Setup of job 523:
==> flow/design.v (excerpt) <==
module Bicubic (
    input CLK,
    input RST,
    input enable,
    input [7:0] input_data,
    output logic [13:0] iaddr,
    output logic ird,
    output logic we,
    output logic [13:0] waddr,
    output logic [7:0] output_data,
    input [6:0] V0,
    input [6:0] H0,
    input [4:0] SW,
    input [4:0] SH,
    input [5:0] TW,
    input [5:0] TH,
    output logic DONE
);
Size: roughly 86 I/O pins, about 80,000 µm² of cells after synthesis.
make LEC_CHECK=0 ABC_AREA=1 CAP_MARGIN=20 CELL_PAD_IN_SITES_DETAIL_PLACEMENT=1 CORE_MARGIN=5 CORE_UTILIZATION=40 CTS_CLUSTER_SIZE=40 GPL_ROUTABILITY_DRIVEN=1 GPL_TIMING_DRIVEN=1 HOLD_SLACK_MARGIN=0.16 MIN_ROUTING_LAYER=met2 SETUP_SLACK_MARGIN=-2.0 SLEW_MARGIN=30 finish   # period 98.2 ns
run.sh (not shown) runs the stock make flow with config.mk's settings and CLKGATE_MAP_FILE=.
Job 523 finished every stage and its layout cleared the timing, design-rule and antenna checks.
#### Input delta (job 4669 over job 523)
# job 523
export LEC_CHECK = 0
export ABC_AREA = 1
export CAP_MARGIN = 20
export CELL_PAD_IN_SITES_DETAIL_PLACEMENT = 1
export CORE_MARGIN = 5
export CORE_UTILIZATION = 40
export CTS_CLUSTER_SIZE = 40
export GPL_ROUTABILITY_DRIVEN = 1
export GPL_TIMING_DRIVEN = 1
export HOLD_SLACK_MARGIN = 0.16
export MIN_ROUTING_LAYER = met2
export SETUP_SLACK_MARGIN = -2.0
export SLEW_MARGIN = 30
create_clock -name core_clock -period 98.2 [get_ports {CLK}]
# job 4669
export LEC_CHECK = 0
export ABC_AREA = 1
export CAP_MARGIN = 20
export CELL_PAD_IN_SITES_DETAIL_PLACEMENT = 2
export CELL_PAD_IN_SITES_GLOBAL_PLACEMENT = 1
export CORE_ASPECT_RATIO = 0.56
export CORE_MARGIN = 2
export CORE_UTILIZATION = 31
export PLACE_DENSITY_LB_ADDON = 0.26
export SLEW_MARGIN = 20
export TNS_END_PERCENT = 80
create_clock -name core_clock -period 81.0 [get_ports {CLK}]
Job 4669: flow completed, timing, DRC and antenna clean
Worst-margin pin slew in job 4669 vs job 523: up 0.015 ns
Post-route cell area: job 4669 vs job 523 up 0.93%
Job 4669 and job 523 ended up with roughly the same area taken by multi-input logic gates.
Core utilization: job 523 and job 4669 compared, lower one is job 4669
### job 4669 -> job 8871
# job 4669
export LEC_CHECK = 0
export ABC_AREA = 1
export CAP_MARGIN = 20
export CELL_PAD_IN_SITES_DETAIL_PLACEMENT = 2
export CELL_PAD_IN_SITES_GLOBAL_PLACEMENT = 1
export CORE_ASPECT_RATIO = 0.56
export CORE_MARGIN = 2
export CORE_UTILIZATION = 31
export PLACE_DENSITY_LB_ADDON = 0.26
export SLEW_MARGIN = 20
export TNS_END_PERCENT = 80
create_clock -name core_clock -period 81.0 [get_ports {CLK}]
# job 8871
export LEC_CHECK = 0
export ABC_AREA = 1
export CAP_MARGIN = 35
export CORE_ASPECT_RATIO = 0.64
export CORE_MARGIN = 2
export CORE_UTILIZATION = 72
export CTS_CLUSTER_SIZE = 56
export GPL_TIMING_DRIVEN = 1
export MAX_ROUTING_LAYER = met4
export PLACE_DENSITY_LB_ADDON = 0.01
export SETUP_SLACK_MARGIN = -1.81
export SLEW_MARGIN = 20
export TNS_END_PERCENT = 5
create_clock -name core_clock -period 37.6 [get_ports {CLK}]
Results
Between job 8871 and job 4669, it is job 8871 whose post-cts repair resize count is higher, by 66.
From job 4669 to job 8871 the numbers moved as follows: post-detailed-placement cell area grew by 4200 µm², weighted congestion at the end of routability-driven global placement has increased, number of placed instances with taps included fell 1,141, placement row count now sits lower.
Tool error ODB-0269 stopped job 8871 during global routing (5_1_grt); no final results.
Job 4669 ran to completion and came out clean on the timing, design-rule and antenna checks.
Vertical die dimension delta for job 8871 relative to job 4669: 110 µm lower
From job 8871 to job 4669, xor/xnor cell area share of the yosys netlist did not move at all.
Job 8871 vs job 4669 — die area dropped by more than half
Re pre-CTS worst setup slack: job 4669 was higher than job 8871.
--- input diff job 8871..job 9690 ---
# job 8871
export LEC_CHECK = 0
export ABC_AREA = 1
export CAP_MARGIN = 35
export CORE_ASPECT_RATIO = 0.64
export CORE_MARGIN = 2
export CORE_UTILIZATION = 72
export CTS_CLUSTER_SIZE = 56
export GPL_TIMING_DRIVEN = 1
export MAX_ROUTING_LAYER = met4
export PLACE_DENSITY_LB_ADDON = 0.01
export SETUP_SLACK_MARGIN = -1.81
export SLEW_MARGIN = 20
export TNS_END_PERCENT = 5
create_clock -name core_clock -period 37.6 [get_ports {CLK}]
# job 9690
export LEC_CHECK = 0
export ABC_AREA = 1
export CAP_MARGIN = 20
export CORE_MARGIN = 2
export CORE_UTILIZATION = 61
export PLACE_DENSITY_LB_ADDON = 0.01
export SLEW_MARGIN = 20
export TNS_END_PERCENT = 20
create_clock -name core_clock -period 32.1 [get_ports {CLK}]
==> comparison <==
Re placed instance area: job 9690 is 0.66% up on job 8871. Comparing job 8871 against job 9690, there is no change at all in count of buffers inserted at the top-level ports. Compared with job 8871, in job 9690 worst setup slack before clock tree synthesis went down by 3.30 ns; x dimension of the die lost 13%; number of setup buffers added after CTS now larger; core area up 18%; detailed placement HPWL now sits lower. Job 9690 had finished all stages when the layout checks came back failing, citing setup timing. Job 8871 → job 9690: row count went up, cell count after placement grew by about 2.3%, die size now larger.

Starting RTL as in the previous note.
==> flow/design.v (excerpt) <==
module Bicubic (
    input CLK,
    input RST,
    input enable,
    input [7:0] input_data,
    output logic [13:0] iaddr,
    output logic ird,
    output logic we,
    output logic [13:0] waddr,
    output logic [7:0] output_data,
    input [6:0] V0,
    input [6:0] H0,
    input [4:0] SW,
    input [4:0] SH,
    input [5:0] TW,
    input [5:0] TH,
    output logic DONE
);
make LEC_CHECK=0 ABC_AREA=1 CAP_MARGIN=20 CORE_MARGIN=2 CORE_UTILIZATION=72 SLEW_MARGIN=20 finish   # period 86.9 ns
The baseline ran to the end with no violations.
==> next run, changes <==
- CAP_MARGIN: 20 -> 10
- CORE_ASPECT_RATIO: not set -> 1.43
- CTS_CLUSTER_DIAMETER: not set -> 347
- CTS_CLUSTER_SIZE: not set -> 52
- MAX_ROUTING_LAYER: not set -> met4
- SETUP_SLACK_MARGIN: not set -> 3.74
- clock period: 86.9 -> 33.3 ns (I/O delays scaled with it)
After rerunning:
- With this change the flow ended with an error in global routing
- area after synthesis does not change
- die area stays flat
- synthesized cell count stays the same
==> next run, changes <==
- CAP_MARGIN: 10 -> 20
- CORE_ASPECT_RATIO: 1.43 -> not set
- CORE_UTILIZATION: 72 -> 69
- CTS_CLUSTER_DIAMETER: 347 -> 221
- CTS_CLUSTER_SIZE: 52 -> not set
- PLACE_DENSITY_LB_ADDON: not set -> 0.01
- SETUP_SLACK_MARGIN: 3.74 -> 3.02
- TNS_END_PERCENT: not set -> 5
- clock period: 33.3 -> 36.3 ns (I/O delays scaled with it)
Result:
- The changed run completed and failed the layout checks on setup timing
- die size climbs by 4.3%
- synthesized area is unchanged
- synthesized cell count is unchanged
==> next run, changes <==
- ABC_AREA: 1 -> not set
- CAP_MARGIN: 20 -> 0
- CELL_PAD_IN_SITES_DETAIL_PLACEMENT: not set -> 2
- CORE_ASPECT_RATIO: not set -> 0.58
- CORE_UTILIZATION: 69 -> 55
- CTS_CLUSTER_DIAMETER: 221 -> 335
- CTS_CLUSTER_SIZE: not set -> 45
- GPL_TIMING_DRIVEN: not set -> 0
- HOLD_SLACK_MARGIN: not set -> 0.29
- PLACE_DENSITY: not set -> 0.55
- PLACE_DENSITY_LB_ADDON: 0.01 -> not set
- SETUP_SLACK_MARGIN: 3.02 -> 5.0
- TNS_END_PERCENT: 5 -> not set
- clock period: 36.3 -> 78.2 ns (I/O delays scaled with it)
Now the flow never finished: it broke off in detailed placement.
Synthesized area drops slightly.
Die size goes up by a quarter to a third.
Synthesized cell count went down by roughly a tenth.
==> next run, changes <==
- CELL_PAD_IN_SITES_DETAIL_PLACEMENT: 2 -> not set
- CORE_UTILIZATION: 55 -> 72
- CTS_CLUSTER_DIAMETER: 335 -> not set
- CTS_CLUSTER_SIZE: 45 -> 29
- GPL_TIMING_DRIVEN: 0 -> 1
- HOLD_SLACK_MARGIN: 0.29 -> not set
- MAX_ROUTING_LAYER: met4 -> not set
- PLACE_DENSITY: 0.55 -> not set
- PLACE_DENSITY_LB_ADDON: not set -> 0.01
- clock period: 78.2 -> 56.4 ns (I/O delays scaled with it)
The changed run produced a clean layout.
Die size falls by 23%.
Area after synthesis stays the same.
Synthesized cell count does not change.

== lane 1 ==
Starting RTL as in the previous note.
export LEC_CHECK = 0
export ABC_AREA = 1
export CAP_MARGIN = 20
export CORE_MARGIN = 2
export CORE_UTILIZATION = 69
export PLACE_DENSITY_LB_ADDON = 0.01
export SLEW_MARGIN = 20
create_clock -name core_clock -period 38.2 [get_ports {CLK}]
In lane 1 the implementation ran to completion but is not tape-out ready, as the final checks report negative setup slack.
diff inputs: lane 1 => lane 2
# lane 1
export LEC_CHECK = 0
export ABC_AREA = 1
export CAP_MARGIN = 20
export CORE_MARGIN = 2
export CORE_UTILIZATION = 69
export PLACE_DENSITY_LB_ADDON = 0.01
export SLEW_MARGIN = 20
create_clock -name core_clock -period 38.2 [get_ports {CLK}]
# lane 2
export LEC_CHECK = 0
export CAP_MARGIN = 20
export CORE_MARGIN = 2
export CORE_UTILIZATION = 72
export CTS_CLUSTER_DIAMETER = 248
export PLACE_DENSITY = 0.66
export SLEW_MARGIN = 20
create_clock -name core_clock -period 48.6 [get_ports {CLK}]
==> results <==
- The flow completed for lane 2, but it is not clean: the layout still shows negative setup slack.
- Lane 2: global-route usage 5.7 points above lane 1
- Arrival time of data at the critical path endpoint on lane 2 is up relative to lane 1.
- Summary: with lane 1 as the reference, yosys-reported design area after synthesis in lane 2 moved down slightly.
- Per the comparison of lane 2 with lane 1, first-pass iteration count of the detailed router shows an increase of 4, number of gates on the worst path with buffers counted shows a reduction of 2.3%.
Here is what was changed in the inputs of lane 3 compared with lane 2.
# lane 2
export LEC_CHECK = 0
export CAP_MARGIN = 20
export CORE_MARGIN = 2
export CORE_UTILIZATION = 72
export CTS_CLUSTER_DIAMETER = 248
export PLACE_DENSITY = 0.66
export SLEW_MARGIN = 20
create_clock -name core_clock -period 48.6 [get_ports {CLK}]
# lane 3
export LEC_CHECK = 0
export CAP_MARGIN = 0
export CORE_ASPECT_RATIO = 0.58
export CORE_MARGIN = 2
export CORE_UTILIZATION = 68
export CTS_CLUSTER_DIAMETER = 45
export CTS_CLUSTER_SIZE = 29
export GPL_TIMING_DRIVEN = 1
export PLACE_DENSITY = 0.61
export SETUP_SLACK_MARGIN = 4.22
export SLEW_MARGIN = 20
export TNS_END_PERCENT = 50
create_clock -name core_clock -period 30.4 [get_ports {CLK}]
==> comparison <==
- Final checks on lane 3, whose flow otherwise completed, came back failing, citing negative setup slack.
- Delta(number of buffers inserted during clock tree synthesis, lane 3 - lane 2) < 0
- Max logic share of the area across lane 2 and lane 3: lane 2
- Relative to lane 2, layout buffering overhead excluding clock cells increased by 1.3 points in lane 3.
- Area of the multi-input gates (lane 3 vs. lane 2) increases slightly
- Non-clock buffer count: lane 3 vs lane 2 up 156
- The share of the core filled by cells before placement in lane 3 sits 4.2 points below the value recorded for lane 2.
- On die size, lane 2 beats lane 3.
> inputs changed (lane 3 -> lane 4)
# lane 3
export LEC_CHECK = 0
export CAP_MARGIN = 0
export CORE_ASPECT_RATIO = 0.58
export CORE_MARGIN = 2
export CORE_UTILIZATION = 68
export CTS_CLUSTER_DIAMETER = 45
export CTS_CLUSTER_SIZE = 29
export GPL_TIMING_DRIVEN = 1
export PLACE_DENSITY = 0.61
export SETUP_SLACK_MARGIN = 4.22
export SLEW_MARGIN = 20
export TNS_END_PERCENT = 50
create_clock -name core_clock -period 30.4 [get_ports {CLK}]
# lane 4
export LEC_CHECK = 0
export CAP_MARGIN = 0
export CORE_ASPECT_RATIO = 1.59
export CORE_MARGIN = 2
export CORE_UTILIZATION = 65
export CTS_CLUSTER_SIZE = 56
export GPL_TIMING_DRIVEN = 1
export SETUP_SLACK_MARGIN = 5.0
export SLEW_MARGIN = 20
export TNS_END_PERCENT = 5
create_clock -name core_clock -period 49.9 [get_ports {CLK}]
### Flow results
Lane 4: flow complete, layout not clean; failing: negative setup slack
Lane 4 vs. lane 3: pin count of the biggest net entering global routing climbed 31; number of signal-net buffers in the layout went down by 312; post-layout worst setup margin grew by 16.80 ns; latest clock arrival within the worst-skew pair went down by 0.02 ns.
Measured against each other, lane 4 and lane 3 differ in number of inserted filler cells in the final layout, the lower figure coming from lane 3.
Final routed wirelength across all metal layers: lane 4 vs lane 3 down 35 mm
Post-route setup TNS was lower in the run labelled lane 3.
Number of gates resized after cts (lane 3 / lane 4): 3.8
Lane 4 — required time of the critical path 19.47 ns higher, lane 3 as reference
